[config.mk]
export PLATFORM = sky130hd
export DESIGN_NAME = aib_rx_bert
export DESIGN_NICKNAME = aib_rx_bert
export VERILOG_FILES = /design/flow/design.v
export SDC_FILE = /design/flow/constraint.sdc
export NUM_CORES = 4
export LEC_CHECK = 0
export ABC_AREA = 1
export CAP_MARGIN = 20
export CELL_PAD_IN_SITES_DETAIL_PLACEMENT = 2
export CELL_PAD_IN_SITES_GLOBAL_PLACEMENT = 0
export CORE_MARGIN = 4
export CORE_UTILIZATION = 49
export CTS_CLUSTER_SIZE = 50
export GPL_ROUTABILITY_DRIVEN = 0
export MAX_ROUTING_LAYER = met5
export PLACE_DENSITY_LB_ADDON = 0.22
export SETUP_SLACK_MARGIN = 1.41
export SLEW_MARGIN = 40
export TNS_END_PERCENT = 60
[constraint.sdc]
create_clock -name core_clock -period 11.0 [get_ports {clk}]
set_input_delay 2.2000 -clock core_clock [delete_from_list [all_inputs] [get_ports {clk}]]
set_output_delay 2.2000 -clock core_clock [all_outputs]
set_load 0.01 [all_outputs]
[design.v]
module aib_bert_chk #(
parameter [0:0] BERT_BUF_MODE_EN = 1   
)
(
input            clk,                   
input            rstn,                  
input            rx_rst_pulse,          
input            rx_start_pulse,        
input            seed_in_en,            
input      [1:0] rx_sft_nb,             
input      [7:0]   rx_bert_data_in,     
input      [2:0]   rx_ptrn_sel,         
output reg [127:0] rx_bert_data_ff,     
output reg         rbert_running_ff,    
output reg [15:0]  rbert_biterr_cnt_ff  
);
localparam [1:0] NBIT1 = 2'b00;  
localparam [1:0] NBIT2 = 2'b01;  
localparam [1:0] NBIT4 = 2'b10;  
localparam [1:0] NBIT8 = 2'b11;  
localparam [2:0] PRBS7   = 3'b000;  
localparam [2:0] PRBS15  = 3'b001;  
localparam [2:0] PRBS23  = 3'b010;  
localparam [2:0] PRBS31  = 3'b011;  
localparam [2:0] PTRN127 = 3'b100;  
localparam [2:0] PTRN128 = 3'b101;  
integer i;  
reg  [127:0] lfsr_buf_ff;       
reg  [127:0] seed_data_in;      
reg  [127:0] lfsr_buf_next;     
reg  [  7:0] bit_err;           
reg  [  3:0] rxbert_inc_val;    
reg          co2_nc;            
wire [15:0] rbert_biterr_cnt_in;  
wire [15:0] rbert_biterr_nxt;     
wire        co1_cnt;              
wire [7:0] lfsr7_sft1;  
wire [7:0] lfsr7_sft2;  
wire [7:0] lfsr7_sft3;  
wire [7:0] lfsr7_sft4;  
wire [7:0] lfsr7_sft5;  
wire [7:0] lfsr7_sft6;  
wire [7:0] lfsr7_sft7;  
wire [7:0] lfsr7_sft8;  
wire [14:0] lfsr15_sft1;  
wire [14:0] lfsr15_sft2;  
wire [14:0] lfsr15_sft3;  
wire [14:0] lfsr15_sft4;  
wire [14:0] lfsr15_sft5;  
wire [14:0] lfsr15_sft6;  
wire [14:0] lfsr15_sft7;  
wire [14:0] lfsr15_sft8;  
wire [22:0] lfsr23_sft1;  
wire [22:0] lfsr23_sft2;  
wire [22:0] lfsr23_sft3;  
wire [22:0] lfsr23_sft4;  
wire [22:0] lfsr23_sft5;  
wire [22:0] lfsr23_sft6;  
wire [22:0] lfsr23_sft7;  
wire [22:0] lfsr23_sft8;  
wire [30:0] lfsr31_sft1;  
wire [30:0] lfsr31_sft2;  
wire [30:0] lfsr31_sft3;  
wire [30:0] lfsr31_sft4;  
wire [30:0] lfsr31_sft5;  
wire [30:0] lfsr31_sft6;  
wire [30:0] lfsr31_sft7;  
wire [30:0] lfsr31_sft8;  
always @(posedge clk or negedge rstn)
  begin: rbert_running_register
    if(!rstn)  
      begin
        rbert_running_ff <= 1'h0;
      end
    else if(rx_rst_pulse)
      begin
        rbert_running_ff <= 1'h0;
      end
    else if(rx_start_pulse)
      begin
        rbert_running_ff <= 1'b1;
      end
  end  
always @(*)
  begin: seed_data_in_logic
    case(rx_sft_nb[1:0])
      NBIT1:  
        begin
          seed_data_in[127:0] = {rx_bert_data_in[0],
                                 lfsr_buf_ff[127:1]};
        end
      NBIT2:  
        begin
          seed_data_in[127:0] = {rx_bert_data_in[1:0],
                                 lfsr_buf_ff[127:2]};
        end
      NBIT4:  
        begin
          seed_data_in[127:0] = {rx_bert_data_in[3:0],
                                 lfsr_buf_ff[127:4]};
        end
      NBIT8:  
        begin
          seed_data_in[127:0] = {rx_bert_data_in[7:0],
                                 lfsr_buf_ff[127:8]};
        end
    endcase
  end  
assign lfsr7_sft1[7:0] = {(lfsr_buf_ff[121] ^ lfsr_buf_ff[122]),
                           lfsr_buf_ff[127:121]};
assign lfsr7_sft2[7:0] = {(lfsr7_sft1[1] ^ lfsr7_sft1[2]),lfsr7_sft1[7:1]};
assign lfsr7_sft3[7:0] = {(lfsr7_sft2[1] ^ lfsr7_sft2[2]),lfsr7_sft2[7:1]};
assign lfsr7_sft4[7:0] = {(lfsr7_sft3[1] ^ lfsr7_sft3[2]),lfsr7_sft3[7:1]};
assign lfsr7_sft5[7:0] = {(lfsr7_sft4[1] ^ lfsr7_sft4[2]),lfsr7_sft4[7:1]};
assign lfsr7_sft6[7:0] = {(lfsr7_sft5[1] ^ lfsr7_sft5[2]),lfsr7_sft5[7:1]};
assign lfsr7_sft7[7:0] = {(lfsr7_sft6[1] ^ lfsr7_sft6[2]),lfsr7_sft6[7:1]};
assign lfsr7_sft8[7:0] = {(lfsr7_sft7[1] ^ lfsr7_sft7[2]),lfsr7_sft7[7:1]};
assign lfsr15_sft1[14:0] = {(lfsr_buf_ff[113] ^ lfsr_buf_ff[114]),
                             lfsr_buf_ff[127:114]};
assign lfsr15_sft2[14:0] = {(lfsr15_sft1[0] ^ lfsr15_sft1[1]),lfsr15_sft1[14:1]};
assign lfsr15_sft3[14:0] = {(lfsr15_sft2[0] ^ lfsr15_sft2[1]),lfsr15_sft2[14:1]};
assign lfsr15_sft4[14:0] = {(lfsr15_sft3[0] ^ lfsr15_sft3[1]),lfsr15_sft3[14:1]};
assign lfsr15_sft5[14:0] = {(lfsr15_sft4[0] ^ lfsr15_sft4[1]),lfsr15_sft4[14:1]};
assign lfsr15_sft6[14:0] = {(lfsr15_sft5[0] ^ lfsr15_sft5[1]),lfsr15_sft5[14:1]};
assign lfsr15_sft7[14:0] = {(lfsr15_sft6[0] ^ lfsr15_sft6[1]),lfsr15_sft6[14:1]};
assign lfsr15_sft8[14:0] = {(lfsr15_sft7[0] ^ lfsr15_sft7[1]),lfsr15_sft7[14:1]};
assign lfsr23_sft1[22:0] = {(lfsr_buf_ff[105] ^ lfsr_buf_ff[110]),
                             lfsr_buf_ff[127:106]};
assign lfsr23_sft2[22:0] = {(lfsr23_sft1[0] ^ lfsr23_sft1[5]),lfsr23_sft1[22:1]};
assign lfsr23_sft3[22:0] = {(lfsr23_sft2[0] ^ lfsr23_sft2[5]),lfsr23_sft2[22:1]};
assign lfsr23_sft4[22:0] = {(lfsr23_sft3[0] ^ lfsr23_sft3[5]),lfsr23_sft3[22:1]};
assign lfsr23_sft5[22:0] = {(lfsr23_sft4[0] ^ lfsr23_sft4[5]),lfsr23_sft4[22:1]};
assign lfsr23_sft6[22:0] = {(lfsr23_sft5[0] ^ lfsr23_sft5[5]),lfsr23_sft5[22:1]};
assign lfsr23_sft7[22:0] = {(lfsr23_sft6[0] ^ lfsr23_sft6[5]),lfsr23_sft6[22:1]};
assign lfsr23_sft8[22:0] = {(lfsr23_sft7[0] ^ lfsr23_sft7[5]),lfsr23_sft7[22:1]};
assign lfsr31_sft1[30:0] = {(lfsr_buf_ff[97] ^ lfsr_buf_ff[100]),
                             lfsr_buf_ff[127:98]};
assign lfsr31_sft2[30:0] = {(lfsr31_sft1[0] ^ lfsr31_sft1[3]),lfsr31_sft1[30:1]};
assign lfsr31_sft3[30:0] = {(lfsr31_sft2[0] ^ lfsr31_sft2[3]),lfsr31_sft2[30:1]};
assign lfsr31_sft4[30:0] = {(lfsr31_sft3[0] ^ lfsr31_sft3[3]),lfsr31_sft3[30:1]};
assign lfsr31_sft5[30:0] = {(lfsr31_sft4[0] ^ lfsr31_sft4[3]),lfsr31_sft4[30:1]};
assign lfsr31_sft6[30:0] = {(lfsr31_sft5[0] ^ lfsr31_sft5[3]),lfsr31_sft5[30:1]};
assign lfsr31_sft7[30:0] = {(lfsr31_sft6[0] ^ lfsr31_sft6[3]),lfsr31_sft6[30:1]};
assign lfsr31_sft8[30:0] = {(lfsr31_sft7[0] ^ lfsr31_sft7[3]),lfsr31_sft7[30:1]};
always @(*)
  begin: lfsr_buf_next_logic
    lfsr_buf_next[127:0] = lfsr_buf_ff[127:0];
    case(rx_ptrn_sel[2:0])
      PRBS7:  
        begin
          case(rx_sft_nb[1:0])
            NBIT1:  
              begin
                lfsr_buf_next[127:120] = lfsr7_sft1[7:0];
              end
            NBIT2:  
              begin
                lfsr_buf_next[127:120] = lfsr7_sft2[7:0];
              end
            NBIT4:  
              begin
                lfsr_buf_next[127:120] = lfsr7_sft4[7:0];
              end
            NBIT8:  
              begin
                lfsr_buf_next[127:120] = lfsr7_sft8[7:0];
              end
          endcase
        end
      PRBS15:  
        begin
          case(rx_sft_nb[1:0])
            NBIT1:  
              begin
                lfsr_buf_next[127:113] = lfsr15_sft1[14:0];
              end
            NBIT2:  
              begin
                lfsr_buf_next[127:113] = lfsr15_sft2[14:0];
              end
            NBIT4:  
              begin
                lfsr_buf_next[127:113] = lfsr15_sft4[14:0];
              end
            NBIT8:  
              begin
                lfsr_buf_next[127:113] = lfsr15_sft8[14:0];
              end
          endcase
        end
      PRBS23:  
        begin
          case(rx_sft_nb[1:0])
            NBIT1:  
              begin
                lfsr_buf_next[127:105] = lfsr23_sft1[22:0];
              end
            NBIT2:  
              begin
                lfsr_buf_next[127:105] = lfsr23_sft2[22:0];
              end
            NBIT4:  
              begin
                lfsr_buf_next[127:105] = lfsr23_sft4[22:0];
              end
            NBIT8:  
              begin
                lfsr_buf_next[127:105] = lfsr23_sft8[22:0];
              end
          endcase
        end 
      PRBS31:   
        begin
          case(rx_sft_nb[1:0])
            NBIT1:  
              begin
                lfsr_buf_next[127:97] = lfsr31_sft1[30:0];
              end
            NBIT2:  
              begin
                lfsr_buf_next[127:97] = lfsr31_sft2[30:0];
              end
            NBIT4:  
              begin
                lfsr_buf_next[127:97] = lfsr31_sft4[30:0];
              end
            NBIT8:  
              begin
                lfsr_buf_next[127:97] = lfsr31_sft8[30:0];
              end
          endcase
        end
      PTRN127:  
        begin
          case(rx_sft_nb[1:0])
            NBIT1:  
              begin
                lfsr_buf_next[127:1] = { lfsr_buf_ff[1],
                                         lfsr_buf_ff[127:2]  };
              end
            NBIT2:  
              begin
                lfsr_buf_next[127:1] = { lfsr_buf_ff[2:1],
                                         lfsr_buf_ff[127:3] };
              end
            NBIT4:  
              begin
                lfsr_buf_next[127:1] = { lfsr_buf_ff[4:1],
                                         lfsr_buf_ff[127:5] };
              end
            NBIT8:  
              begin
                lfsr_buf_next[127:1] = { lfsr_buf_ff[8:1],
                                         lfsr_buf_ff[127:9] };
              end
          endcase
        end
      PTRN128:  
        begin
          case(rx_sft_nb[1:0])
            NBIT1:  
              begin
                lfsr_buf_next[127:0] = { lfsr_buf_ff[0],
                                         lfsr_buf_ff[127:1]  };
              end
            NBIT2:  
              begin
                lfsr_buf_next[127:0] = { lfsr_buf_ff[1:0],
                                         lfsr_buf_ff[127:2] };
              end
            NBIT4:  
              begin
                lfsr_buf_next[127:0] = { lfsr_buf_ff[3:0],
                                         lfsr_buf_ff[127:4] };
              end
            NBIT8:  
              begin
                lfsr_buf_next[127:0] = { lfsr_buf_ff[7:0],
                                         lfsr_buf_ff[127:8] };
              end
          endcase
        end
      default:  
        begin
          lfsr_buf_next[127:0] = lfsr_buf_ff[127:0];
        end
    endcase
  end  
always @(posedge clk or negedge rstn)
  begin: lfsr_buf_register
    if(!rstn)  
      begin
        lfsr_buf_ff[127:0] <= 128'h0000_0000_0000_0000_0000_0000_0000_0000;
      end
    else if(rx_rst_pulse)
      begin
        lfsr_buf_ff[127:0] <= 128'h0000_0000_0000_0000_0000_0000_0000_0000;
      end
    else if(rbert_running_ff  | rx_start_pulse)
      begin
        lfsr_buf_ff[127:0] <= lfsr_buf_next[127:0] &
                              {31'h7fff_ffff,{97{BERT_BUF_MODE_EN}}};
      end
    else if(seed_in_en)
      begin
        lfsr_buf_ff[127:0] <= seed_data_in[127:0] &
                              {31'h7fff_ffff,{97{BERT_BUF_MODE_EN}}};
      end
  end  
always @(posedge clk or negedge rstn)
  begin: rx_bert_data_register
    if(!rstn)  
      begin
        rx_bert_data_ff[127:0] <= 128'h0000_0000_0000_0000_0000_0000_0000_0000;
      end
    else if(rx_rst_pulse)
      begin
        rx_bert_data_ff[127:0] <= 128'h0000_0000_0000_0000_0000_0000_0000_0000;
      end
    else if(rbert_running_ff  | rx_start_pulse)
      begin
        rx_bert_data_ff[127:0] <= seed_data_in[127:0];
      end
  end  
always @(*)
  begin: bit_err_logic
    bit_err[7:0]     = 8'b00;
    case(rx_sft_nb[1:0])
      NBIT1:  
        begin
          if(rbert_running_ff)
            bit_err[0] = lfsr_buf_ff[127] ^ rx_bert_data_ff[127];
        end
      NBIT2:  
        begin
          if(rbert_running_ff)
            bit_err[1:0] = lfsr_buf_ff[127:126] ^ rx_bert_data_ff[127:126];
        end
      NBIT4:  
        begin
          if(rbert_running_ff)
            bit_err[3:0] = lfsr_buf_ff[127:124] ^ rx_bert_data_ff[127:124];
        end
      NBIT8:  
        begin
          if(rbert_running_ff)
            bit_err[7:0] = lfsr_buf_ff[127:120] ^ rx_bert_data_ff[127:120];
        end
    endcase
  end  
always @(*)
  begin: rxbert_inc_val_logic
    rxbert_inc_val[3:0] = 4'h0;
    for(i=0;i<8;i=i+1)
      begin
        rxbert_inc_val[3:0] = rxbert_inc_val[3:0] + {3'h0,bit_err[i]};
      end
  end  
assign {co1_cnt,rbert_biterr_nxt[15:0]}  = rbert_biterr_cnt_ff[15:0] +
                                          {12'h0,rxbert_inc_val[3:0]};
assign rbert_biterr_cnt_in[15:0] = co1_cnt ? 16'hffff : rbert_biterr_nxt[15:0];
always @(posedge clk or negedge rstn)
  begin: rbert_biterr_cnt_register
    if(!rstn)  
      begin
        rbert_biterr_cnt_ff[15:0] <= {16{1'b0}};
      end
    else if(rx_rst_pulse)
      begin
        rbert_biterr_cnt_ff[15:0] <= {16{1'b0}};
      end
    else if(rbert_running_ff)
      begin
        rbert_biterr_cnt_ff[15:0] <= rbert_biterr_cnt_in[15:0];
      end
  end  
endmodule  
module aib_rx_bert #(
parameter [0:0] BERT_BUF_MODE_EN = 1   
)
(
input         clk,               
input         rstn,              
input [  3:0] rx_rst_pulse,      
input [  3:0] rx_start_pulse,    
input [  3:0] seed_in_en,        
input [  5:0] chk3_lane_sel_ff,  
input [  5:0] chk2_lane_sel_ff,  
input [  5:0] chk1_lane_sel_ff,  
input [  5:0] chk0_lane_sel_ff,  
input [  2:0] chk3_ptrn_sel_ff,  
input [  2:0] chk2_ptrn_sel_ff,  
input [  2:0] chk1_ptrn_sel_ff,  
input [  2:0] chk0_ptrn_sel_ff,  
input [319:0] rx_bert_data_i,    
input         sdr_mode,          
input   [1:0] r_fifo_mode,       
input         m_gen2_mode,       
output reg [ 48:0] rbert_bit_cnt_ff,  
output     [ 15:0] biterr_cnt_chk3,   
output     [ 15:0] biterr_cnt_chk2,   
output     [ 15:0] biterr_cnt_chk1,   
output     [ 15:0] biterr_cnt_chk0,   
output     [127:0] rx_bert3_data,     
output     [127:0] rx_bert2_data,     
output     [127:0] rx_bert1_data,     
output     [127:0] rx_bert0_data,     
output     [  3:0] rbert_running_ff   
);
localparam   FIFO_1X   = 2'b00;        
localparam   FIFO_2X   = 2'b01;        
localparam   FIFO_4X   = 2'b10;        
localparam [1:0] NBIT1 = 2'b00;  
localparam [1:0] NBIT2 = 2'b01;  
localparam [1:0] NBIT4 = 2'b10;  
localparam [1:0] NBIT8 = 2'b11;  
integer i;  
reg [39:0][7:0] rx_bert_lanes;    
reg [ 1:0] rx_sft_nb;             
reg [ 7:0] rx_bert_data_chk0_ff;   
reg [ 7:0] rx_bert_data_chk1_ff;   
reg [ 7:0] rx_bert_data_chk2_ff;   
reg [ 7:0] rx_bert_data_chk3_ff;   
reg [48:0] rbert_bit_cnt_in;
reg        co1_nc;
wire [7:0] rx_bert_data_chk0;    
wire [7:0] rx_bert_data_chk1;    
wire [7:0] rx_bert_data_chk2;    
wire [7:0] rx_bert_data_chk3;    
always @(*)
  begin: rx_sft_nb_logic
    case(r_fifo_mode)
      FIFO_1X:  
        begin
          if(sdr_mode)
            rx_sft_nb[1:0] = 2'b00;  
          else
            rx_sft_nb[1:0] = 2'b01;  
        end
      FIFO_2X:  
        begin
          if(sdr_mode)
            rx_sft_nb[1:0] = 2'b01;  
          else
            rx_sft_nb[1:0] = 2'b10;  
        end
      FIFO_4X:  
        begin
          if(sdr_mode)
            rx_sft_nb[1:0] = 2'b10;  
          else
            rx_sft_nb[1:0] = 2'b11;  
        end
      default:  
        begin
          if(sdr_mode)
            rx_sft_nb[1:0] = 2'b00;  
          else
            rx_sft_nb[1:0] = 2'b01;  
        end
    endcase
  end  
always @(*)
  begin: rx_bert_lanes_logic
    if(m_gen2_mode)  
      begin: rx_bert_lanes_gen2
        for(i=0;i<40;i=i+1)
          begin
            rx_bert_lanes[i] = { rx_bert_data_i[(2*i)+241],
                                 rx_bert_data_i[(2*i)+240],
                                 rx_bert_data_i[(2*i)+161],
                                 rx_bert_data_i[(2*i)+160],
                                 rx_bert_data_i[(2*i)+81],
                                 rx_bert_data_i[(2*i)+80],
                                 rx_bert_data_i[(2*i)+1],
                                 rx_bert_data_i[2*i] };
          end
      end  
    else  
      begin: rx_bert_lanes_gen1
        for(i=0;i<20;i=i+1)
          begin
            if(sdr_mode)  
              begin
                rx_bert_lanes[i] = { rx_bert_data_i[(2*i)+241],  
                                     rx_bert_data_i[(2*i)+240],  
                                     rx_bert_data_i[(2*i)+161],  
                                     rx_bert_data_i[(2*i)+160],  
                                     rx_bert_data_i[(2*i)+81],   
                                     rx_bert_data_i[(2*i)+80],   
                                     rx_bert_data_i[(2*i)+40],
                                     rx_bert_data_i[2*i] };
              end  
            else  
              begin
                rx_bert_lanes[i] = { rx_bert_data_i[(2*i)+241],  
                                     rx_bert_data_i[(2*i)+240],  
                                     rx_bert_data_i[(2*i)+161],  
                                     rx_bert_data_i[(2*i)+160],  
                                     rx_bert_data_i[(2*i)+41],
                                     rx_bert_data_i[(2*i)+40],
                                     rx_bert_data_i[(2*i)+1],
                                     rx_bert_data_i[2*i] };
              end  
          end
        for(i=20;i<40;i=i+1)
          begin
            rx_bert_lanes[i] = { rx_bert_data_i[(2*i)+241],  
                                 rx_bert_data_i[(2*i)+240],  
                                 rx_bert_data_i[(2*i)+161],  
                                 rx_bert_data_i[(2*i)+160],  
                                 rx_bert_data_i[(2*i)+81],   
                                 rx_bert_data_i[(2*i)+80],   
                                 rx_bert_data_i[(2*i)+1],    
                                 rx_bert_data_i[2*i] };      
          end
      end  
  end  
assign rx_bert_data_chk0[7:0] = (chk0_lane_sel_ff[5:0] < 6'd40)      ?
                                 rx_bert_lanes[chk0_lane_sel_ff[5:0] ] :
                                 8'h00;
assign rx_bert_data_chk1[7:0] = (chk1_lane_sel_ff[5:0] < 6'd40)      ?
                                 rx_bert_lanes[chk1_lane_sel_ff[5:0]] :
                                 8'h00;
assign rx_bert_data_chk2[7:0] = (chk2_lane_sel_ff[5:0] < 6'd40)      ?
                                 rx_bert_lanes[chk2_lane_sel_ff[5:0]] :
                                 8'h00;
assign rx_bert_data_chk3[7:0] = (chk3_lane_sel_ff[5:0] < 6'd40)      ?
                                 rx_bert_lanes[chk3_lane_sel_ff[5:0]] :
                                 8'h00;
always @(posedge clk or negedge rstn)
  begin: rx_bert_data_register
    if(!rstn)
      begin
        rx_bert_data_chk0_ff[7:0] <= 8'h0;
        rx_bert_data_chk1_ff[7:0] <= 8'h0;
        rx_bert_data_chk2_ff[7:0] <= 8'h0;
        rx_bert_data_chk3_ff[7:0] <= 8'h0;
      end
    else
      begin
        rx_bert_data_chk0_ff[7:0] <= rx_bert_data_chk0[7:0];
        rx_bert_data_chk1_ff[7:0] <= rx_bert_data_chk1[7:0];
        rx_bert_data_chk2_ff[7:0] <= rx_bert_data_chk2[7:0];
        rx_bert_data_chk3_ff[7:0] <= rx_bert_data_chk3[7:0];
      end
  end  
always @(*)
  begin: rbert_bit_cnt_in_logic
    case(rx_sft_nb[1:0])
      NBIT1:  
        begin
          {co1_nc,rbert_bit_cnt_in[48:0]} = rbert_bit_cnt_ff[48:0] + 49'd1;
        end
      NBIT2:  
        begin
          {co1_nc,rbert_bit_cnt_in[48:0]} = rbert_bit_cnt_ff[48:0] + 49'd2;
        end
      NBIT4:  
        begin
          {co1_nc,rbert_bit_cnt_in[48:0]} = rbert_bit_cnt_ff[48:0] + 49'd4;
        end
      NBIT8:  
        begin
          {co1_nc,rbert_bit_cnt_in[48:0]} = rbert_bit_cnt_ff[48:0] + 49'd8;
        end
    endcase
  end  
always @(posedge clk or negedge rstn)
  begin: rbert_bit_cnt_register
    if(!rstn)  
      begin
        rbert_bit_cnt_ff[48:0] <= {49{1'b0}};
      end
    else if(rx_rst_pulse[3:0] != 4'h0)
      begin
        rbert_bit_cnt_ff[48:0] <= {49{1'b0}};
      end
    else if(rbert_running_ff[3:0] != 4'h0)
      begin
        rbert_bit_cnt_ff[48:0] <= rbert_bit_cnt_in[48:0];
      end
  end  
aib_bert_chk #(.BERT_BUF_MODE_EN (BERT_BUF_MODE_EN))
aib_bert_chk0(
.clk             (clk),            
.rstn            (rstn),           
.rx_rst_pulse    (rx_rst_pulse[0]),   
.rx_start_pulse  (rx_start_pulse[0]), 
.seed_in_en      (seed_in_en[0]),     
.rx_sft_nb       (rx_sft_nb[1:0]), 
.rx_bert_data_in (rx_bert_data_chk0_ff[7:0]),  
.rx_ptrn_sel     (chk0_ptrn_sel_ff[2:0]),      
.rx_bert_data_ff     (rx_bert0_data[127:0]), 
.rbert_running_ff    (rbert_running_ff[0]),     
.rbert_biterr_cnt_ff (biterr_cnt_chk0[15:0])
);
aib_bert_chk #(.BERT_BUF_MODE_EN (BERT_BUF_MODE_EN))
aib_bert_chk1(
.clk             (clk),            
.rstn            (rstn),           
.rx_rst_pulse    (rx_rst_pulse[1]),   
.rx_start_pulse  (rx_start_pulse[1]), 
.seed_in_en      (seed_in_en[1]),     
.rx_sft_nb       (rx_sft_nb[1:0]), 
.rx_bert_data_in (rx_bert_data_chk1_ff[7:0]),  
.rx_ptrn_sel     (chk1_ptrn_sel_ff[2:0]),      
.rx_bert_data_ff     (rx_bert1_data[127:0]), 
.rbert_running_ff    (rbert_running_ff[1]),     
.rbert_biterr_cnt_ff (biterr_cnt_chk1[15:0])
);
aib_bert_chk #(.BERT_BUF_MODE_EN (BERT_BUF_MODE_EN))
aib_bert_chk2(
.clk             (clk),            
.rstn            (rstn),           
.rx_rst_pulse    (rx_rst_pulse[2]),   
.rx_start_pulse  (rx_start_pulse[2]), 
.seed_in_en      (seed_in_en[2]),     
.rx_sft_nb       (rx_sft_nb[1:0]), 
.rx_bert_data_in (rx_bert_data_chk2_ff[7:0]),  
.rx_ptrn_sel     (chk2_ptrn_sel_ff[2:0]),      
.rx_bert_data_ff     (rx_bert2_data[127:0]), 
.rbert_running_ff    (rbert_running_ff[2]),     
.rbert_biterr_cnt_ff (biterr_cnt_chk2[15:0])
);
aib_bert_chk #(.BERT_BUF_MODE_EN (BERT_BUF_MODE_EN))
aib_bert_chk3(
.clk             (clk),            
.rstn            (rstn),           
.rx_rst_pulse    (rx_rst_pulse[3]),   
.rx_start_pulse  (rx_start_pulse[3]), 
.seed_in_en      (seed_in_en[3]),     
.rx_sft_nb       (rx_sft_nb[1:0]), 
.rx_bert_data_in (rx_bert_data_chk3_ff[7:0]),  
.rx_ptrn_sel     (chk3_ptrn_sel_ff[2:0]),      
.rx_bert_data_ff     (rx_bert3_data[127:0]), 
.rbert_running_ff    (rbert_running_ff[3]),     
.rbert_biterr_cnt_ff (biterr_cnt_chk3[15:0])
);
endmodule  
[run.sh]
#!/bin/bash
# the make line also repeats each setting of config.mk as NAME=value (left out here)
make -C /OpenROAD-flow-scripts/flow DESIGN_CONFIG=/design/flow/config.mk WORK_HOME=/design/flow/orfs CLKGATE_MAP_FILE= finish
==> impl_metrics.yaml, run 1 <==
# implementation run metrics
run_status:
  status: "stopped before the end"
  stop_stage: "detailed placement"
  tool.error: "[ERROR DPL-0033] detailed placement checks failed during check placement."
floorplan:
  core-area_mm2: 0.161
  initCoreUtil_pct: 49.3
  die_w_um: 410
  rows: 147
  die_y_um: 410
  pin_count: 1003
  die-area_mm2: 0.168
yosys:
  synth_cells: 11205
  synth_seq_share_pct: 37.1
  async_flop_share_pct: 100
  fp_nets: 11633
  netlist_area_mm2: 0.0791
  area_leaders: "dfrtp_1 (37%), nand2_1 (13%), o21ai_0 (10%)"
  ys_sh_adder_pct: 1.04
  postSynthAreaPerCell_um2: 7.06
  largest_area_cell: "dfrtp_1"
  ys_types: 62
  ys_warn_count: 2
  edf_count: 0
  ys_sh_simple_pct: 23.0
  ys_cells: 11205
  yosysMostFrequentCell: "nand2_1"
  common_cells: "nand2_1 (2647), o21ai_0 (1656), dfrtp_1 (1173), nand3_1 (980), o211ai_1 (669)"
  yosys.area_share.xor_xnor_pct: 1.76
  flop_cell: "dfrtp_1"
  synthTopLogicFamily: "AND-OR/OR-AND gates"
  ys_ff: 1173
  mux_area_share_pct: 0
  yosys.area.top_type_share_pct: 37.1
  yosysChipArea_mm2: 0.0791
  ys_sh_aoi_pct: 29.0
placement:
  place.port_buffers: 1002
## stage by stage
step	setup slack (ns)	power, mW	area [um^2]
2_1_floorplan	3.21	7.27	79100
3_3_place_gp	1.19	8.88	88700
==> inputs of run 2 (changes only) <==
ABC_AREA = default   (was 1)
CELL_PAD_IN_SITES_DETAIL_PLACEMENT = 0   (was 2)
CORE_MARGIN = 2   (was 4)
CORE_UTILIZATION = 61   (was 49)
GPL_ROUTABILITY_DRIVEN = 1   (was 0)
HOLD_SLACK_MARGIN = 0.05   (was default)
PLACE_DENSITY_LB_ADDON = default   (was 0.22)
SETUP_SLACK_MARGIN = 1.15   (was 1.41)
TNS_END_PERCENT = default   (was 60)
clock period = 4.46 ns   (was 11.0 ns; I/O delays follow)
==> impl_metrics.yaml, run 2 <==
# flow metrics
run_status:
  status: "finished with violations"
  violations: "setup timing"
yosys:
  fp_nets: 7931
  synth_cells: 7503
  ys_warn_count: 2
  common_cells: "dfrtp_1 (1173), mux2_2 (794), nand2_1 (776), mux2i_1 (533), clkbuf_1 (507)"
  synth_seq_share_pct: 37.5
  postSynthAreaPerCell_um2: 10.4
  flop_cell: "dfrtp_1"
  yosysMostFrequentCell: "dfrtp_1"
  ys_cells: 7503
  synthTopLogicFamily: "multiplexers"
  async_flop_share_pct: 100
  yosys.area_share.xor_xnor_pct: 2.18
  ys_types: 97
  ys_sh_simple_pct: 9.10
  ys_sh_adder_pct: 1.07
  ys_sh_aoi_pct: 16.4
  yosysChipArea_mm2: 0.0782
  area_leaders: "dfrtp_1 (38%), mux2_2 (11%), mux4_2 (11%)"
  netlist_area_mm2: 0.0782
  yosys.area.top_type_share_pct: 37.5
  edf_count: 0
  ys_ff: 1173
  mux_area_share_pct: 29.1
  largest_area_cell: "dfrtp_1"
power_and_ir_drop:
  p_clk_mw: 11.7
  power_density_mw_per_mm2: 383
  clock_power_share_pct: 30.8
  leakage_nw: 41.2
  p_comb_mw: 12.0
  vdd_drop_max_mv: 0.398
  p_int_mw: 24.7
  swShare_pct: 34.5
  power.switching_mw: 13.0
  p_comb_share_pct: 31.6
  power-top-group: "registers"
  p_seq_mw: 14.2
  pwr-share-seq_pct: 37.5
worst_setup_path:
  crit_fanout: 8
  crit_arrival_ns: 6.10
  crit_type: "in -> reg"
  crit_start: "r_fifo_mode[1]"
  reg2reg_from: "aib_bert_chk1.lfsr_buf_ff[120]$_DFFE_PN0P_"
  crit_family: "adder cells"
  crit_slowest_cell: "or4b_4"
  crit_end: "aib_bert_chk1.rbert_biterr_cnt_ff[8]$_DFFE_PN0P_"
  path_depth: 27
  startpoint_type: "input pin"
  reg2reg_depth: 21
  r2r-end: "aib_bert_chk1.rbert_biterr_cnt_ff[8]$_DFFE_PN0P_"
  crit_required_ns: 5.15
  cpMostUsedCell: "buf_6"
  path_buffers: 10
  cp_slowest_stage_delay_ns: 0.54
  end_kind: "register"
  reg2reg_slack_ns: -0.67
final_timing:
  max_slew_margin_pct: 33.8
  whs_ns: 0.458
  min_period_over_period_pct: 122
  setup_viol: 64
  slew_viol_final: 0
  setup_tns_ns: -53.82
  fin_skew_ns: 0.0298
  hold_viol: 0
  setup_ws_ns: -0.959
  period_minus_slack_ns: 5.42
  max_freq_mhz: 185
  worst_pin_slew_ns: 0.967
  rsz0062_at_grt: "true"
detailed_routing:
  drc: 0
  first_pass_iters: 9
  antenna_left: 0
  vias_per_cell: 7.23
  wire_per_inst_um: 31.1
  drt-total-wl_mm: 319
  drt_first_iter_violations: 11015
  num_vias: 74229
grt:
  grt_first_pass_wirelength_mm: 465
  grt_max_degree: 136
  grt_antenna_before_repair: 106
  overflow: 0
  grt_usage_pct: 46.7
  grt_pass1_vias: 71344
placement:
  dp_hpwl_mm: 219
  gp_congestion: 1.07
  dp.cells: 9855
  place.port_buffers: 1002
  pre_cts_slack_ns: -2.14
floorplan:
  initCoreUtil_pct: 61.4
  core-area_mm2: 0.127
  die_w_um: 362
  die_y_um: 362
  pin_count: 1003
  die-area_mm2: 0.131
  rows: 131
clocking:
  clkTransAtPathRegs_ns: 0.06
  cts_tree: "built"
  cts_buffer_depth: 3
  root_buffer: "clkbuf_16"
  cts_max_level: 4
  clk_latency_ns: 0.80
  clock-sinks: 1173
  numCtsBuffers: 132
finish:
  final_nets: 8826
  synthToLayoutAreaGrowth_pct: 26.1
  fin_cells: 10269
run:
  tool_warnings: 65
  cap_violations: 0
worst_hold_path:
  hp-class: "in -> reg"
  min_to: "aib_bert_chk1.rbert_biterr_cnt_ff[13]$_DFFE_PN0P_"
  hp-start: "rx_rst_pulse[1]"
  min_path_cells: 2
run 2: what timing repair did:
item	CTS	global route
resized	143	112
setup buffers	27	19
cloned	11	13
hold endpoints to repair	50	0
setup endpoints to repair	1012	610
hold buffers	1	0
pin swaps	54	37
run 2: layout make-up:
cell class,instances,area [um^2]
multi-input combinational,5442,46300
sequential,1173,29400
fill,8353,28800
timing repair buffer,1563,15600
clock buffer,185,3830
tap,1662,2080
clock inverter,53,781
inverter,86,340
antenna,105,263
run 2: metal layers:
metal | track usage, % | vias to the layer above | part of all wire, %
met5 | 0.851 | - | 0.039
li1 | - | 30560 | -
met1 | 56.9 | 36411 | 34
met3 | 12.3 | 1476 | 12
met2 | 69.4 | 5764 | 44
met4 | 39.4 | 18 | 10
run 2: per-stage QoR:
step	util [%]	instance area (um^2)	total power, mW
after floorplan	-	78800	20.1
after detailed placement	71.9	91600	25.3
final	77.4	98600	37.8
after global routing	77.4	98600	38.9
after CTS	76.4	97300	37.2
after global placement	71.8	91500	25.0
==> inputs of run 3 (changes only) <==
CELL_PAD_IN_SITES_DETAIL_PLACEMENT = 1   (was 0)
CORE_MARGIN = 8   (was 2)
CORE_UTILIZATION = 49   (was 61)
HOLD_SLACK_MARGIN = 0.29   (was 0.05)
PLACE_DENSITY_LB_ADDON = 0.22   (was default)
SETUP_SLACK_MARGIN = 1.41   (was 1.15)
clock period = 11.0 ns   (was 4.46 ns; I/O delays follow)
==> impl_metrics.yaml, run 3 <==
# flow metrics
yosys:
  ys_sh_adder_pct: 1.07
  postSynthAreaPerCell_um2: 10.4
  largest_area_cell: "dfrtp_1"
  synth_cells: 7503
  yosys.area_share.xor_xnor_pct: 2.18
  ys_ff: 1173
  ys_sh_simple_pct: 9.10
  ys_cells: 7503
  fp_nets: 7931
  netlist_area_mm2: 0.0782
  synth_seq_share_pct: 37.5
  synthTopLogicFamily: "multiplexers"
  yosysMostFrequentCell: "dfrtp_1"
  ys_sh_aoi_pct: 16.4
  flop_cell: "dfrtp_1"
  mux_area_share_pct: 29.1
  ys_warn_count: 2
  common_cells: "dfrtp_1 (1173), mux2_2 (794), nand2_1 (776), mux2i_1 (533), clkbuf_1 (507)"
  area_leaders: "dfrtp_1 (38%), mux2_2 (11%), mux4_2 (11%)"
  yosysChipArea_mm2: 0.0782
  edf_count: 0
  ys_types: 97
  yosys.area.top_type_share_pct: 37.5
  async_flop_share_pct: 100
finish:
  final_util_pct: 59.3
  final_nets: 8405
  comb_area_mm2: 0.0455
  fillCellCount: 16502
  regArea_mm2: 0.0294
  synthToLayoutAreaGrowth_pct: 20.2
clocking:
  hold_buffers: 0
  clkTransAtPathRegs_ns: 0.06
  cts_max_level: 4
  post-cts-setup-buffer-count: 0
  numCtsBuffers: 138
  cts_buffer_depth: 3
  clk_latency_ns: 0.83
  cts_tree: "built"
  root_buffer: "clkbuf_16"
  ctsResizeCount: 0
  clock-sinks: 1173
floorplan:
  initCoreUtil_pct: 49.4
  core-area_mm2: 0.158
  rows: 146
  die-area_mm2: 0.173
  die_y_um: 415
  pin_count: 1003
  die_w_um: 415
power_and_ir_drop:
  p_int_mw: 9.62
  p_comb_share_pct: 30.1
  p_clk_mw: 4.71
  pwr-share-seq_pct: 38.8
  power_density_mw_per_mm2: 161
  vdd_drop_max_mv: 0.122
  clock_power_share_pct: 31.1
  power-top-group: "registers"
  p_comb_mw: 4.55
  power.switching_mw: 5.51
  p_seq_mw: 5.87
  leakage_nw: 38.5
  swShare_pct: 36.4
worst_setup_path:
  crit_type: "in -> reg"
  reg2reg_slack_ns: 4.57
  reg2reg_depth: 20
  crit_chain: "clkdlybuf4s50_1, ha_1, nor2b_1, o21a_4, o22ai_1, a211oi_1, a211oi_1, ha_1, inv_1, fa_1, inv_1, fa_1, fa_1, inv_1, fa_1, fa_1, nor2b_1, o21ai_0, a21boi_0, nand3_1, a21bo_2, a21oi_1, nor3_1"
  path_buffers: 4
  r2r-end: "aib_bert_chk3.rbert_biterr_cnt_ff[9]$_DFFE_PN0P_"
  crit_fanout: 55
  crit_arrival_ns: 9.77
  crit_slowest_cell: "o21a_4"
  crit_end: "aib_bert_chk3.rbert_biterr_cnt_ff[9]$_DFFE_PN0P_"
  path_depth: 23
  cp_slowest_stage_delay_ns: 0.74
  cpMostUsedCell: "fa_1"
  crit_required_ns: 11.72
  crit_family: "adder cells"
  reg2reg_from: "aib_bert_chk3.lfsr_buf_ff[126]$_DFFE_PN0P_"
  startpoint_type: "input pin"
  end_kind: "register"
  crit_start: "r_fifo_mode[0]"
final_timing:
  rsz0062_at_grt: "false"
  max_slew_margin_pct: 37.5
  setup_tns_ns: 0
  fin_skew_ns: 0.0681
  slew_viol_final: 0
  hold_viol: 0
  setup_viol: 0
  setup_ws_ns: 1.96
  max_freq_mhz: 111
  min_period_over_period_pct: 82.2
  period_minus_slack_ns: 9.04
  worst_pin_slew_ns: 0.937
grt:
  grt_usage_pct: 38.6
  grt_first_pass_wirelength_mm: 516
  grt_pass1_vias: 74725
  grt_antenna_before_repair: 85
  overflow: 0
  grt_max_degree: 183
detailed_routing:
  drt-total-wl_mm: 347
  drt_first_iter_violations: 7777
  drc: 0
  vias_per_cell: 7.08
  num_vias: 72389
  first_pass_iters: 6
  antenna_left: 0
  wire_per_inst_um: 33.9
run:
  tool_warnings: 50
  cap_violations: 0
worst_hold_path:
  hp-class: "reg -> reg"
  min_to: "aib_bert_chk0.rx_bert_data_ff[45]$_DFFE_PN0P_"
  min_path_cells: 2
  hp-start: "aib_bert_chk0.rx_bert_data_ff[45]$_DFFE_PN0P_"
placement:
  pre_cts_slack_ns: 1.22
  dp_hpwl_mm: 243
  place.port_buffers: 1002
  gp_congestion: 0.995
run_status:
  status: "timing/DRC/antenna clean"
-- run 3: area by class of cell --
cell class              instances  share of cell area [%]
well taps                    2072                    2.76
multi-input cells            5441                    48.4
repair buffers               1137                    12.2
inverters                      86                   0.344
diodes                         67                   0.178
flip-flops and latches       1173                    31.2
clock buffers                 192                    4.15
clock inverters                54                   0.772
-- run 3: stage by stage --
stage                     hold WS, ns  power [mW]  cells  instance area [um^2]
after floorplan                 0.507        8.11   7503                 78200
after global placement          0.454        10.0   9893                 88600
after detailed placement        0.461        10.3   9900                 88900
after CTS                       0.473        15.0  10146                 93500
after global routing            0.496        15.6  10209                 93900
final                           0.468        15.1  10222                 94000
-- run 3: layer usage --
metal / part of all wire (%) / up-vias / GRT usage (%)
li1: - / 29654 / -
met1: 35 / 37045 / 45.6
met2: 46 / 4445 / 61.0
met3: 8.7 / 1221 / 9.13
met4: 9.3 / 24 / 29.5
met5: 0.047 / - / 0
==> inputs of run 4 (changes only) <==
CELL_PAD_IN_SITES_DETAIL_PLACEMENT = default   (was 1)
CELL_PAD_IN_SITES_GLOBAL_PLACEMENT = default   (was 0)
CORE_ASPECT_RATIO = 0.5   (was default)
CORE_MARGIN = 2   (was 8)
CORE_UTILIZATION = 72   (was 49)
CTS_CLUSTER_SIZE = 96   (was 50)
GPL_ROUTABILITY_DRIVEN = default   (was 1)
HOLD_SLACK_MARGIN = default   (was 0.29)
MAX_ROUTING_LAYER = default   (was met5)
PLACE_DENSITY = 0.43   (was default)
PLACE_DENSITY_LB_ADDON = default   (was 0.22)
SETUP_SLACK_MARGIN = default   (was 1.41)
SLEW_MARGIN = 20   (was 40)
TNS_END_PERCENT = 5   (was default)
clock period = 7.87 ns   (was 11.0 ns; I/O delays follow)
==> impl_metrics.yaml, run 4 <==
# implementation run metrics
placement:
  dp_hpwl_mm: 209
  place.port_buffers: 1002
  gp_congestion: 1.07
yosys:
  common_cells: "dfrtp_1 (1173), mux2_2 (794), nand2_1 (776), mux2i_1 (533), clkbuf_1 (507)"
  largest_area_cell: "dfrtp_1"
  mux_area_share_pct: 29.1
  fp_nets: 7931
  ys_ff: 1173
  yosys.area.top_type_share_pct: 37.5
  yosysChipArea_mm2: 0.0782
  synth_seq_share_pct: 37.5
  ys_sh_adder_pct: 1.07
  ys_sh_aoi_pct: 16.4
  yosys.area_share.xor_xnor_pct: 2.18
  area_leaders: "dfrtp_1 (38%), mux2_2 (11%), mux4_2 (11%)"
  synthTopLogicFamily: "multiplexers"
  netlist_area_mm2: 0.0782
  ys_cells: 7503
  ys_sh_simple_pct: 9.10
  postSynthAreaPerCell_um2: 10.4
  yosysMostFrequentCell: "dfrtp_1"
  flop_cell: "dfrtp_1"
  async_flop_share_pct: 100
  synth_cells: 7503
  edf_count: 0
  ys_types: 97
  ys_warn_count: 2
floorplan:
  die_y_um: 237
  initCoreUtil_pct: 72.7
  rows: 85
  die-area_mm2: 0.111
  pin_count: 1003
  core-area_mm2: 0.108
  die_w_um: 470
run_status:
  status: "stopped before the end"
  stop_stage: "global routing"
clocking:
  post-cts-setup-buffer-count: 0
  cts_buffer_depth: 3
  root_buffer: "clkbuf_16"
  numCtsBuffers: 102
  cts_max_level: 3
  hold_buffers: 0
  ctsResizeCount: 0
  clock-sinks: 1173
## run 4: through the flow
stage / setup slack [ns] / cell area [um^2] / setup TNS, ns / cells / hold slack, ns
3_5_place_dp: -0.168 / 88100 / -1.64 / 9293 / 0.459
4_1_cts: 0.600 / 91700 / 0 / 9482 / 0.470
3_3_place_gp: 0.0644 / 88100 / 0 / 9293 / 0.449
2_1_floorplan: 0.107 / 78200 / 0 / 7503 / 0.507
==> inputs of run 5 (changes only) <==
CORE_ASPECT_RATIO = default   (was 0.5)
CORE_UTILIZATION = 40   (was 72)
CTS_CLUSTER_DIAMETER = 146   (was default)
CTS_CLUSTER_SIZE = default   (was 96)
GPL_TIMING_DRIVEN = 1   (was default)
PLACE_DENSITY = default   (was 0.43)
SETUP_SLACK_MARGIN = -0.37   (was default)
TNS_END_PERCENT = 25   (was 5)
clock period = 4.85 ns   (was 7.87 ns; I/O delays follow)
==> impl_metrics.yaml, run 5 <==
# flow metrics
worst_setup_path:
  end_kind: "register"
  crit_slowest_cell: "or4b_4"
  crit_required_ns: 5.54
  crit_family: "adder cells"
  crit_end: "aib_bert_chk1.rbert_biterr_cnt_ff[3]$_DFFE_PN0P_"
  crit_arrival_ns: 6.08
  crit_chain: "buf_12, ha_4, buf_12, buf_12, inv_8, o21a_4, o22ai_2, a31oi_1, nor2_1, ha_1, inv_2, fa_1, inv_2, fa_1, fa_2, inv_2, fa_1, fa_2, nor2b_1, o21ai_1, nand2b_1, or4b_4, buf_6, a311oi_2"
  cp_slowest_stage_delay_ns: 0.52
  startpoint_type: "input pin"
  reg2reg_from: "aib_bert_chk1.lfsr_buf_ff[127]$_DFFE_PN0P_"
  r2r-end: "aib_bert_chk1.rbert_biterr_cnt_ff[3]$_DFFE_PN0P_"
  path_buffers: 8
  reg2reg_slack_ns: -0.34
  reg2reg_depth: 20
  crit_type: "in -> reg"
  crit_fanout: 7
  crit_start: "r_fifo_mode[1]"
  path_depth: 24
detailed_routing:
  first_pass_iters: 7
  drt-total-wl_mm: 312
  wl_met2_mm: 149
  num_vias: 70173
  route.met3.wl_mm: 23.1
  dr.max_layer_used: "met5"
  drt-met1-wl_mm: 121
  antenna_left: 0
  vias_per_cell: 6.38
  wire_per_inst_um: 28.3
  drt_first_iter_violations: 7387
  drc: 0
finish:
  synthToLayoutAreaGrowth_pct: 24.7
  fillCellCount: 17746
  fin_cells: 10995
  regArea_mm2: 0.0294
  final_area_mm2: 0.0975
  comb_area_mm2: 0.0459
  final_util_pct: 50.1
  final_nets: 8731
yosys:
  ys_sh_simple_pct: 9.10
  ys_ff: 1173
  netlist_area_mm2: 0.0782
  largest_area_cell: "dfrtp_1"
  ys_types: 97
  mux_area_share_pct: 29.1
  yosysChipArea_mm2: 0.0782
  yosys.area.top_type_share_pct: 37.5
  synth_seq_share_pct: 37.5
  ys_warn_count: 2
  ys_cells: 7503
  async_flop_share_pct: 100
  flop_cell: "dfrtp_1"
  area_leaders: "dfrtp_1 (38%), mux2_2 (11%), mux4_2 (11%)"
  edf_count: 0
  yosysMostFrequentCell: "dfrtp_1"
  yosys.area_share.xor_xnor_pct: 2.18
  postSynthAreaPerCell_um2: 10.4
  ys_sh_aoi_pct: 16.4
  synthTopLogicFamily: "multiplexers"
  ys_sh_adder_pct: 1.07
  common_cells: "dfrtp_1 (1173), mux2_2 (794), nand2_1 (776), mux2i_1 (533), clkbuf_1 (507)"
  fp_nets: 7931
  synth_cells: 7503
final_timing:
  setup_ws_ns: -0.539
  max_freq_mhz: 186
  setup_tns_ns: -23.18
  max_slew_margin_pct: 22.7
  whs_ns: 0.0965
  worst_pin_slew_ns: 1.16
  slew_viol_final: 0
  rsz0062_at_grt: "true"
  fin_skew_ns: 0.0371
  period_minus_slack_ns: 5.39
  hold_viol: 0
  setup_viol: 64
  min_period_over_period_pct: 111
worst_hold_path:
  hp-class: "in -> async"
floorplan:
  core-area_mm2: 0.195
  die-area_mm2: 0.199
  initCoreUtil_pct: 40.2
  die_w_um: 446
  rows: 162
  pin_count: 1003
  die_y_um: 446
clocking:
  hold_buffers: 0
  clkTransAtPathRegs_ns: 0.06
  root_buffer: "clkbuf_16"
  cts_buffer_depth: 3
  clock-sinks: 1173
  clk_latency_ns: 0.82
  cts_max_level: 4
  numCtsBuffers: 139
  cts_tree: "built"
placement:
  place_area_mm2: 0.0921
  dp_hpwl_mm: 227
  dp.cells: 10684
  pre_cts_slack_ns: -1.93
  gp_congestion: 0.956
  place.port_buffers: 1002
power_and_ir_drop:
  p_comb_mw: 10.4
  vdd_drop_max_mv: 0.407
  p_clk_mw: 10.8
  power.switching_mw: 11.7
  swShare_pct: 34.2
  pwr-share-seq_pct: 38.0
  power_density_mw_per_mm2: 350
  power-top-group: "registers"
  power_mw: 34.2
  clock_power_share_pct: 31.6
  p_comb_share_pct: 30.4
  p_int_mw: 22.5
  p_seq_mw: 13.0
  leakage_nw: 40.3
run_status:
  violations: "setup timing"
  status: "finished with violations"
grt:
  grt_pass1_vias: 68318
  grt_usage_pct: 30.4
  grt_first_pass_wirelength_mm: 462
  overflow: 0
  grt_max_degree: 166
  grt_antenna_before_repair: 62
run:
  tool_warnings: 70
  cap_violations: 0
run 5: cell type report:
type / instances / area share, %
diodes: 47 / 0.121
clock buffers: 197 / 4.18
clock inverters: 47 / 0.581
inverters: 86 / 0.354
multi-input cells: 5442 / 47.1
flip-flops and latches: 1173 / 30.1
well taps: 2542 / 3.26
repair buffers: 1461 / 14.3
run 5: what timing repair did:
action                                  4_1_cts  5_1_grt
cloned                                        0        1
resized                                      50       70
endpoints found under the setup margin       64       64
pin swaps                                    27       51
setup buffers                                18       18
run 5: routing by layer:
layer  up-vias  track usage (%)
met1     35397             38.4
met5         -                0
li1      30273                -
met4        12             16.9
met2      3716             49.4
met3       775             5.08
==> inputs of run 6 (changes only) <==
CAP_MARGIN = 15   (was 20)
CELL_PAD_IN_SITES_DETAIL_PLACEMENT = 0   (was default)
CELL_PAD_IN_SITES_GLOBAL_PLACEMENT = 0   (was default)
CORE_UTILIZATION = 61   (was 40)
CTS_CLUSTER_DIAMETER = 29   (was 146)
CTS_CLUSTER_SIZE = 50   (was default)
GPL_ROUTABILITY_DRIVEN = 1   (was default)
GPL_TIMING_DRIVEN = default   (was 1)
HOLD_SLACK_MARGIN = 0.05   (was default)
MAX_ROUTING_LAYER = met4   (was default)
SETUP_SLACK_MARGIN = 1.15   (was -0.37)
SLEW_MARGIN = 40   (was 20)
TNS_END_PERCENT = default   (was 25)
clock period = 4.46 ns   (was 4.85 ns; I/O delays follow)
==> impl_metrics.yaml, run 6 <==
# flow metrics
power_and_ir_drop:
  vdd_drop_max_mv: 0.506
  p_comb_share_pct: 24.6
  power.switching_mw: 15.3
  leakage_nw: 43.6
  power_mw: 48.3
  p_comb_mw: 11.9
  p_clk_mw: 22.1
  p_int_mw: 33.0
  power_density_mw_per_mm2: 467
  power-top-group: "clock"
  pwr-share-seq_pct: 29.6
  clock_power_share_pct: 45.7
  p_seq_mw: 14.3
  swShare_pct: 31.6
final_timing:
  hold_viol: 0
  fin_skew_ns: 0.0486
  setup_tns_ns: -46.15
  max_freq_mhz: 188
  period_minus_slack_ns: 5.33
  rsz0062_at_grt: "true"
  min_period_over_period_pct: 120
  setup_ws_ns: -0.871
  setup_viol: 64
  slew_viol_final: 0
  max_slew_margin_pct: 39.0
  worst_pin_slew_ns: 0.915
clocking:
  clkTransAtPathRegs_ns: 0.05
  cts_max_level: 5
  cts_buffer_depth: 4
  numCtsBuffers: 295
  clk_latency_ns: 0.90
  root_buffer: "clkbuf_16"
  clock-sinks: 1173
  cts_tree: "built"
finish:
  fin_cells: 10541
  final_area_mm2: 0.103
  final_nets: 8979
  synthToLayoutAreaGrowth_pct: 32.2
yosys:
  synthTopLogicFamily: "multiplexers"
  edf_count: 0
  ys_warn_count: 2
  flop_cell: "dfrtp_1"
  ys_types: 97
  synth_seq_share_pct: 37.5
  largest_area_cell: "dfrtp_1"
  area_leaders: "dfrtp_1 (38%), mux2_2 (11%), mux4_2 (11%)"
  ys_sh_aoi_pct: 16.4
  yosysChipArea_mm2: 0.0782
  yosys.area_share.xor_xnor_pct: 2.18
  ys_sh_simple_pct: 9.10
  async_flop_share_pct: 100
  ys_cells: 7503
  netlist_area_mm2: 0.0782
  ys_sh_adder_pct: 1.07
  mux_area_share_pct: 29.1
  postSynthAreaPerCell_um2: 10.4
  ys_ff: 1173
  yosysMostFrequentCell: "dfrtp_1"
  common_cells: "dfrtp_1 (1173), mux2_2 (794), nand2_1 (776), mux2i_1 (533), clkbuf_1 (507)"
  yosys.area.top_type_share_pct: 37.5
  synth_cells: 7503
  fp_nets: 7931
worst_setup_path:
  reg2reg_depth: 19
  crit_family: "adder cells"
  crit_required_ns: 5.25
  path_buffers: 8
  crit_type: "in -> reg"
  cp_slowest_stage_delay_ns: 0.46
  r2r-end: "aib_bert_chk1.rbert_biterr_cnt_ff[2]$_DFFE_PN0P_"
  reg2reg_slack_ns: -0.82
  crit_end: "aib_bert_chk3.rbert_biterr_cnt_ff[5]$_DFFE_PN0P_"
  startpoint_type: "input pin"
  path_depth: 26
  crit_arrival_ns: 6.12
  crit_start: "r_fifo_mode[1]"
  reg2reg_from: "aib_bert_chk1.rx_bert_data_ff[126]$_DFFE_PN0P_"
  crit_fanout: 9
  crit_slowest_cell: "fa_2"
  end_kind: "register"
detailed_routing:
  vias_per_cell: 7.29
  num_vias: 76795
  first_pass_iters: 7
  drt_first_iter_violations: 11702
  antenna_left: 0
  drt-total-wl_mm: 334
  wire_per_inst_um: 31.7
  drc: 0
placement:
  dp_hpwl_mm: 222
  gp_congestion: 1.07
  place_area_mm2: 0.0919
  dp.cells: 9876
  place.port_buffers: 1002
  pre_cts_slack_ns: -2.13
floorplan:
  die-area_mm2: 0.131
  pin_count: 1003
  die_y_um: 362
  initCoreUtil_pct: 61.4
  rows: 131
  core-area_mm2: 0.127
  die_w_um: 362
worst_hold_path:
  min_path_cells: 2
  min_to: "aib_bert_chk1.rbert_biterr_cnt_ff[13]$_DFFE_PN0P_"
  hp-class: "in -> reg"
  hp-start: "rx_rst_pulse[1]"
grt:
  grt_usage_pct: 50.9
  grt_pass1_vias: 75482
  grt_first_pass_wirelength_mm: 493
  grt_antenna_before_repair: 107
  overflow: 0
  grt_max_degree: 158
run_status:
  violations: "setup timing"
  status: "finished with violations"
run:
  tool_warnings: 74
  cap_violations: 0
run 6: area by class of cell:
type                            instances  area [um^2]
Fill cell                            7219        23900
Multi-Input combinational cell       5442        46200
Timing Repair Buffer                 1553        15000
Antenna cell                          117          293
Inverter                               86          340
Sequential cell                      1173        29400
Tap cell                             1662         2080
Clock inverter                        148         2030
Clock buffer                          360         8120
run 6: routing by layer:
layer  wire [um]  global-route usage, %  part of all wire, %  up-vias
met5           0                      -                    0        -
met4       36700                   42.9                   11        0
met3       39500                   14.6                   12     1963
met2      147000                   73.8                   44     6295
met1      111000                   58.5                   33    37547
li1            -                      -                    -    30990
run 6: timing repair:
action	CTS	global route
pin swaps	56	42
cloned	2	0
setup buffers	26	10
resized	124	53
hold buffers	1	0
endpoints found under the hold margin	28	0
endpoints found under the setup margin	1052	830
run 6: stage by stage:
stage	util, %	hold slack, ns
2_1_floorplan	-	0.507
3_3_place_gp	72.0	0.449
3_5_place_dp	72.1	0.455
4_1_cts	80.7	0.402
5_1_grt	81.2	0.438
6_report	81.2	0.431
==> inputs of run 7 (changes only) <==
CAP_MARGIN = 20   (was 15)
CELL_PAD_IN_SITES_DETAIL_PLACEMENT = default   (was 0)
CELL_PAD_IN_SITES_GLOBAL_PLACEMENT = default   (was 0)
CORE_UTILIZATION = 58   (was 61)
CTS_CLUSTER_DIAMETER = default   (was 29)
CTS_CLUSTER_SIZE = default   (was 50)
GPL_ROUTABILITY_DRIVEN = default   (was 1)
HOLD_SLACK_MARGIN = default   (was 0.05)
MAX_ROUTING_LAYER = default   (was met4)
SETUP_SLACK_MARGIN = 0.73   (was 1.15)
SLEW_MARGIN = 20   (was 40)
clock period = 5.1 ns   (was 4.46 ns; I/O delays follow)
==> impl_metrics.yaml, run 7 <==
# flow metrics
yosys:
  async_flop_share_pct: 100
  area_leaders: "dfrtp_1 (38%), mux2_2 (11%), mux4_2 (11%)"
  ys_sh_adder_pct: 1.07
  fp_nets: 7931
  ys_sh_aoi_pct: 16.4
  ys_warn_count: 2
  yosysMostFrequentCell: "dfrtp_1"
  yosysChipArea_mm2: 0.0782
  synth_seq_share_pct: 37.5
  yosys.area.top_type_share_pct: 37.5
  synth_cells: 7503
  netlist_area_mm2: 0.0782
  postSynthAreaPerCell_um2: 10.4
  largest_area_cell: "dfrtp_1"
  edf_count: 0
  ys_types: 97
  ys_ff: 1173
  common_cells: "dfrtp_1 (1173), mux2_2 (794), nand2_1 (776), mux2i_1 (533), clkbuf_1 (507)"
  ys_cells: 7503
  mux_area_share_pct: 29.1
  flop_cell: "dfrtp_1"
  yosys.area_share.xor_xnor_pct: 2.18
  ys_sh_simple_pct: 9.10
  synthTopLogicFamily: "multiplexers"
final_timing:
  period_minus_slack_ns: 5.58
  worst_pin_slew_ns: 1.27
  max_freq_mhz: 179
  slew_viol_final: 0
  setup_ws_ns: -0.477
  rsz0062_at_grt: "true"
  setup_tns_ns: -22.64
  min_period_over_period_pct: 109
  setup_viol: 64
  fin_skew_ns: 0.0364
  hold_viol: 0
  max_slew_margin_pct: 15.0
power_and_ir_drop:
  clock_power_share_pct: 31.3
  p_comb_mw: 9.88
  leakage_nw: 40.0
  power_density_mw_per_mm2: 335
  swShare_pct: 34.2
  p_int_mw: 21.3
  p_seq_mw: 12.3
  p_clk_mw: 10.1
  vdd_drop_max_mv: 0.268
  p_comb_share_pct: 30.6
  power.switching_mw: 11.0
  pwr-share-seq_pct: 38.1
  power-top-group: "registers"
detailed_routing:
  first_pass_iters: 8
  num_vias: 71226
  drt_first_iter_violations: 9193
  antenna_left: 0
  vias_per_cell: 7.00
  drt-total-wl_mm: 302
  wire_per_inst_um: 29.7
  drc: 0
grt:
  grt_max_degree: 213
  overflow: 0
  grt_antenna_before_repair: 82
  grt_usage_pct: 42.8
  grt_pass1_vias: 68788
  grt_first_pass_wirelength_mm: 447
run:
  cap_violations: 0
  tool_warnings: 66
clocking:
  cts_max_level: 4
  root_buffer: "clkbuf_16"
  cts_tree: "built"
  clk_latency_ns: 0.79
  clock-sinks: 1173
  hold_buffers: 0
  numCtsBuffers: 132
  cts_buffer_depth: 3
  clkTransAtPathRegs_ns: 0.06
worst_hold_path:
  hp-class: "in -> async"
worst_setup_path:
  crit_family: "adder cells"
  reg2reg_from: "aib_bert_chk1.lfsr_buf_ff[126]$_DFFE_PN0P_"
  path_buffers: 11
  cpMostUsedCell: "buf_6"
  crit_start: "r_fifo_mode[1]"
  crit_required_ns: 5.78
  startpoint_type: "input pin"
  crit_slowest_cell: "fa_1"
  crit_fanout: 8
  crit_type: "in -> reg"
  r2r-end: "aib_bert_chk1.rbert_biterr_cnt_ff[0]$_DFFE_PN0P_"
  crit_arrival_ns: 6.26
  crit_end: "aib_bert_chk3.rbert_biterr_cnt_ff[0]$_DFFE_PN0P_"
  path_depth: 26
  reg2reg_slack_ns: -0.14
  end_kind: "register"
  reg2reg_depth: 19
  cp_slowest_stage_delay_ns: 0.46
placement:
  gp_congestion: 1.03
  place_area_mm2: 0.0905
  dp_hpwl_mm: 217
  dp.cells: 9826
  place.port_buffers: 1002
floorplan:
  initCoreUtil_pct: 58.5
  rows: 134
  die_y_um: 371
  pin_count: 1003
  core-area_mm2: 0.134
  die_w_um: 371
  die-area_mm2: 0.138
finish:
  final_area_mm2: 0.0963
  final_nets: 8656
  synthToLayoutAreaGrowth_pct: 23.2
  fin_cells: 10169
run_status:
  violations: "setup timing"
  status: "finished with violations"
==> run 7: what timing repair did <==
| action | 4_1_cts | 5_1_grt |
|---|---|---|
| endpoints found under the setup margin | 543 | 492 |
| resized | 108 | 68 |
| cloned | 1 | 0 |
| setup buffers | 23 | 12 |
| pin swaps | 55 | 26 |
==> run 7: area by class of cell <==
type	instances	area, um^2
clock buffers	188	3840
inverters	86	340
clock inverters	55	764
flip-flops and latches	1173	29400
well taps	1768	2210
repair buffers	1393	13500
diodes	64	160
fillers	9921	37300
multi-input cells	5442	46200
==> run 7: per-stage QoR <==
step | total power [mW] | util [%] | hold WS, ns | setup WS, ns
after floorplan | 17.5 | - | 0.507 | -1.15
after global placement | 21.8 | 67.8 | 0.449 | -1.50
after detailed placement | 21.9 | 67.8 | 0.456 | -1.62
after CTS | 32.1 | 71.7 | 0.230 | -0.413
after global routing | 33.5 | 72.1 | 0.269 | -0.612
final | 32.3 | 72.1 | 0.206 | -0.477
==> run 7: layer usage <==
metal | vias up | wire (um) | track usage, % | share of wire, %
met1 | 35275 | 106000 | 52.4 | 35
met5 | - | 104 | 0 | 0.034
li1 | 30144 | - | - | -
met4 | 18 | 27000 | 32.6 | 8.9
met3 | 1086 | 32000 | 11.1 | 11
met2 | 4703 | 138000 | 65.0 | 45
==> inputs of run 8 (changes only) <==
CAP_MARGIN = 0   (was 20)
CORE_UTILIZATION = 71   (was 58)
CTS_CLUSTER_DIAMETER = 28   (was default)
CTS_CLUSTER_SIZE = 35   (was default)
SETUP_SLACK_MARGIN = -0.31   (was 0.73)
clock period = 5.06 ns   (was 5.1 ns; I/O delays follow)
==> impl_metrics.yaml, run 8 <==
# implementation run metrics
run_status:
  status: "stopped before the end"
  stop_stage: "global routing"
  tool.error: "[ERROR GRT-0116] Global routing finished with congestion. Check the congestion regions in the DRC Viewer."
yosys:
  ys_sh_aoi_pct: 16.4
  ys_sh_adder_pct: 1.07
  ys_warn_count: 2
  yosysMostFrequentCell: "dfrtp_1"
  mux_area_share_pct: 29.1
  yosysChipArea_mm2: 0.0782
  ys_ff: 1173
  largest_area_cell: "dfrtp_1"
  flop_cell: "dfrtp_1"
  fp_nets: 7931
  edf_count: 0
  synthTopLogicFamily: "multiplexers"
  ys_types: 97
  postSynthAreaPerCell_um2: 10.4
  area_leaders: "dfrtp_1 (38%), mux2_2 (11%), mux4_2 (11%)"
  netlist_area_mm2: 0.0782
  ys_cells: 7503
  yosys.area.top_type_share_pct: 37.5
  async_flop_share_pct: 100
  yosys.area_share.xor_xnor_pct: 2.18
  common_cells: "dfrtp_1 (1173), mux2_2 (794), nand2_1 (776), mux2i_1 (533), clkbuf_1 (507)"
  synth_seq_share_pct: 37.5
  ys_sh_simple_pct: 9.10
  synth_cells: 7503
grt:
  grt_usage_pct: 84.8
  overflow: 378
clocking:
  clock-sinks: 1173
  cts_max_level: 5
  root_buffer: "clkbuf_16"
  hold_buffers: 0
  cts_buffer_depth: 4
  numCtsBuffers: 286
floorplan:
  pin_count: 1003
  initCoreUtil_pct: 71.7
  rows: 121
  die_w_um: 336
  core-area_mm2: 0.109
  die_y_um: 336
  die-area_mm2: 0.113
placement:
  dp.cells: 9499
  gp_congestion: 1.05
  place.port_buffers: 1002
  dp_hpwl_mm: 231
## run 8: repair_timing
item	CTS
resized	58
cloned	1
endpoints found under the setup margin	120
pin swaps	34
setup buffers	20
## run 8: through the flow
| step | hold WS (ns) | utilization (%) | setup WS [ns] | TNS [ns] | area, um^2 |
|---|---|---|---|---|---|
| 3_5_place_dp | 0.456 | 82.8 | -1.62 | -566.70 | 90300 |
| 3_3_place_gp | 0.449 | 82.8 | -1.48 | -425.06 | 90300 |
| 2_1_floorplan | 0.507 | - | -1.19 | -58.87 | 78800 |
| 4_1_cts | 0.216 | 91.9 | -0.350 | -15.65 | 100000 |
## run 8: metal layers
| metal | overflow | global-route usage [%] |
|---|---|---|
| met1 | 21 | 84.5 |
| met3 | 36 | 75.6 |
| met5 | 7 | 45.6 |
| met4 | 150 | 85.1 |
| met2 | 164 | 96.1 |
No activity file was given, so power comes from the tool's default toggle rates.
